==> run a: inputs <==
Design isc_cpu_top, start of the top module:
module isc_cpu_top
(
     clk_i
    ,rst_i
    ,rst_rom_i
    ,mode_sel_i
    ,en_w_rom_i
    ,w_rom_addr_i
    ,w_rom_data_i
    ,instruction_i
    ,reg_watcher_o
    ,pc_o
    ,wb_en_o
    ,wb_addr_1_o
    ,wb_data_1_o
    ,wb_addr_2_o
    ,wb_data_2_o
);
export LEC_CHECK = 0
export CAP_MARGIN = 20
export CORE_MARGIN = 2
export CORE_UTILIZATION = 72
export CTS_CLUSTER_SIZE = 45
export HOLD_SLACK_MARGIN = -0.09
export MAX_ROUTING_LAYER = met4
export PLACE_DENSITY = 0.66
export SETUP_SLACK_MARGIN = 5.0
export SLEW_MARGIN = 20
export TNS_END_PERCENT = 5
create_clock -name core_clock -period 19.1 [get_ports {clk_i}]
run.sh (not shown) runs the stock make flow with config.mk's settings and CLKGATE_MAP_FILE=.
==> inputs of run b, as changes to run a <==
ABC_AREA = 1   (was not set)
CAP_MARGIN = 10   (was 20)
CORE_ASPECT_RATIO = 1.34   (was not set)
CTS_CLUSTER_SIZE = 99   (was 45)
HOLD_SLACK_MARGIN = not set   (was -0.09)
MAX_ROUTING_LAYER = not set   (was met4)
PLACE_DENSITY = 0.6   (was 0.66)
SETUP_SLACK_MARGIN = 1.59   (was 5.0)
TNS_END_PERCENT = not set   (was 5)
==> flow/constraint.sdc (replaced) <==
create_clock -name core_clock -period 19.2 [get_ports {clk_i}]
set_input_delay 3.8400 -clock core_clock [delete_from_list [all_inputs] [get_ports {clk_i}]]
set_output_delay 3.8400 -clock core_clock [all_outputs]
set_load 0.01 [all_outputs]
==> notes <==
Run b never finished: it broke off in global routing on ODB-0269. Run a finished with setup timing left.
Between run a and run b, the lower area after synthesis is in run b (gap about 2.4%, measured against run b).
In run a the die size is higher than in run b, by 2.3%.
In run b the synthesized cell count is higher than in run a, by about 30%.

==> inputs of try-maple <==
isc_cpu_top again, from the RTL that the note above started with.
clock: 37.4 ns
lec_check: 0
abc_area: 1
cap_margin: 0
cell_pad_in_sites_global_placement: 2
core_aspect_ratio: 1.24
core_margin: 6
core_utilization: 44
cts_cluster_diameter: 348
gpl_routability_driven: 0
gpl_timing_driven: 0
hold_slack_margin: 0.13
min_routing_layer: met1
place_density_lb_addon: 0.28
setup_slack_margin: -1.87
slew_margin: 5
tns_end_percent: 55
==> inputs of try-yarrow, as changes to try-maple <==
==> flow/config.mk (replaced) <==
export PLATFORM = sky130hd
export DESIGN_NAME = isc_cpu_top
export DESIGN_NICKNAME = isc_cpu_top
export VERILOG_FILES = /design/flow/design.v
export SDC_FILE = /design/flow/constraint.sdc
export NUM_CORES = 4
export LEC_CHECK = 0
export CAP_MARGIN = 20
export CORE_MARGIN = 2
export CORE_UTILIZATION = 62
export PLACE_DENSITY = 0.6
export SLEW_MARGIN = 20
==> flow/constraint.sdc (replaced) <==
create_clock -name core_clock -period 34.3 [get_ports {clk_i}]
set_input_delay 6.8600 -clock core_clock [delete_from_list [all_inputs] [get_ports {clk_i}]]
set_output_delay 6.8600 -clock core_clock [all_outputs]
set_load 0.01 [all_outputs]
==> comparison table <==
| item | try-yarrow | try-maple |
|---|---|---|
| Total Nets Final | 8107 | 11.0k |
| Yosys Instances | 7887 | 10.2k |
| Largest stage delay on the critical path | 740 ps | 730 ps |
| Number of buffers and inverters on the critical path | 8 | 27 |
| Routed len/inst | 30.4 um | 33.7 um |
| WL met2 | 136000 um | 195000 um |
| Logic share of the area | 42.5% | 37.1% |
| Starting DRT DRC Count | 8241 | 14.1k |
| Util after Layout | 67.8% | 49.8% |
| Number of combinational gates with multiple inputs | 5438 | 7041 |
| Met3 Routed Length | 32800 um | 56000 um |
| Overall fraction of global-route tracks in use | 38.7% | 40.3% |
| Area fraction in full adders, half adders and majority gates | 5.16% | 5.28% |
| Dominant cell type by count on the critical path | sky130_fd_sc_hd__ha_1 | sky130_fd_sc_hd__nand2_1 |
| Number of buffers inserted during clock tree synthesis | 165 | 164 |
| Yosys stat chip area | 0.0922 mm2 | 0.0900 mm2 |
| Number of antenna cells inserted | 5 | 22 |
| Status | complete, no violations | complete, but fails checks |
| Layout check failures | - | max-capacitance violations, max-slew violations |

==> inputs of job 5018 <==
isc_cpu_top again, from the RTL that the note above started with.
export LEC_CHECK = 0
export CAP_MARGIN = 20
export CORE_MARGIN = 2
export CORE_UTILIZATION = 72
export CTS_CLUSTER_DIAMETER = 55
export CTS_CLUSTER_SIZE = 49
export MAX_ROUTING_LAYER = met4
export PLACE_DENSITY = 0.65
export SETUP_SLACK_MARGIN = 4.56
export SLEW_MARGIN = 20
create_clock -name core_clock -period 19.9 [get_ports {clk_i}]
==> inputs of job 7383, as changes to job 5018 <==
- ABC_AREA: default -> 1
- CTS_CLUSTER_DIAMETER: 55 -> 224
- CTS_CLUSTER_SIZE: 49 -> default
- PLACE_DENSITY: 0.65 -> 0.73
- SETUP_SLACK_MARGIN: 4.56 -> 5.0
- TNS_END_PERCENT: default -> 5
==> flow/constraint.sdc (replaced) <==
create_clock -name core_clock -period 19.1 [get_ports {clk_i}]
set_input_delay 3.8200 -clock core_clock [delete_from_list [all_inputs] [get_ports {clk_i}]]
set_output_delay 3.8200 -clock core_clock [all_outputs]
set_load 0.01 [all_outputs]
==> inputs of job 9263, as changes to job 5018 <==
- CORE_UTILIZATION: 72 -> 40
- CTS_CLUSTER_DIAMETER: 55 -> default
- CTS_CLUSTER_SIZE: 49 -> default
- MAX_ROUTING_LAYER: met4 -> default
- PLACE_DENSITY: 0.65 -> 0.6
- SETUP_SLACK_MARGIN: 4.56 -> default
==> flow/constraint.sdc (replaced) <==
create_clock -name core_clock -period 49.9 [get_ports {clk_i}]
set_input_delay 9.9800 -clock core_clock [delete_from_list [all_inputs] [get_ports {clk_i}]]
set_output_delay 9.9800 -clock core_clock [all_outputs]
set_load 0.01 [all_outputs]
==> inputs of job 1392, as changes to job 5018 <==
- CORE_UTILIZATION: 72 -> 62
- CTS_CLUSTER_DIAMETER: 55 -> 262
- CTS_CLUSTER_SIZE: 49 -> default
- MAX_ROUTING_LAYER: met4 -> default
- PLACE_DENSITY: 0.65 -> 0.6
- SETUP_SLACK_MARGIN: 4.56 -> default
==> flow/constraint.sdc (replaced) <==
create_clock -name core_clock -period 13.8 [get_ports {clk_i}]
set_input_delay 2.7600 -clock core_clock [delete_from_list [all_inputs] [get_ports {clk_i}]]
set_output_delay 2.7600 -clock core_clock [all_outputs]
set_load 0.01 [all_outputs]
==> qor summary <==
| quantity | job 7383 | job 5018 | job 1392 | job 9263 |
|---|---|---|---|---|
| Status | aborted with a tool error | finished with violations | finished with violations | timing/DRC/antenna clean |
| Stage where the flow stopped | global routing | - | - | - |
| Violated checks | - | setup timing | setup timing | - |
| Via Count | - | 75.7k | 71.2k | 66.2k |
| Rows | 129 | 131 | 141 | 176 |
| Die outline height | 358 um | 362 um | 390 um | 484 um |
| Final min period | - | 24.43 ns | 24.17 ns | 33.24 ns |
| Sequential portion of the cell area | - | 0.449 | 0.441 | 0.460 |
| Stage-log warning count | - | 85 | 78 | 81 |
| Cells in synth_stat.txt | 10.2k | 7887 | 7887 | 7887 |
| Fa+ha+maj area frac | 0.0528 | 0.0516 | 0.0516 | 0.0516 |
| Transition time at the pin with the least slew margin | - | 1.32 ns | 1.23 ns | 1.22 ns |
| Synth-to-Final Area Change | - | 12.9% | 14.9% | 10.2% |
| Setup WS pre-CTS | -3.87 ns | -5.06 ns | -11.20 ns | 16.93 ns |
| Worst hold stages | - | 2 | 1 | 1 |
| Core area | 124000 sq um | 127000 sq um | 148000 sq um | 229000 sq um |
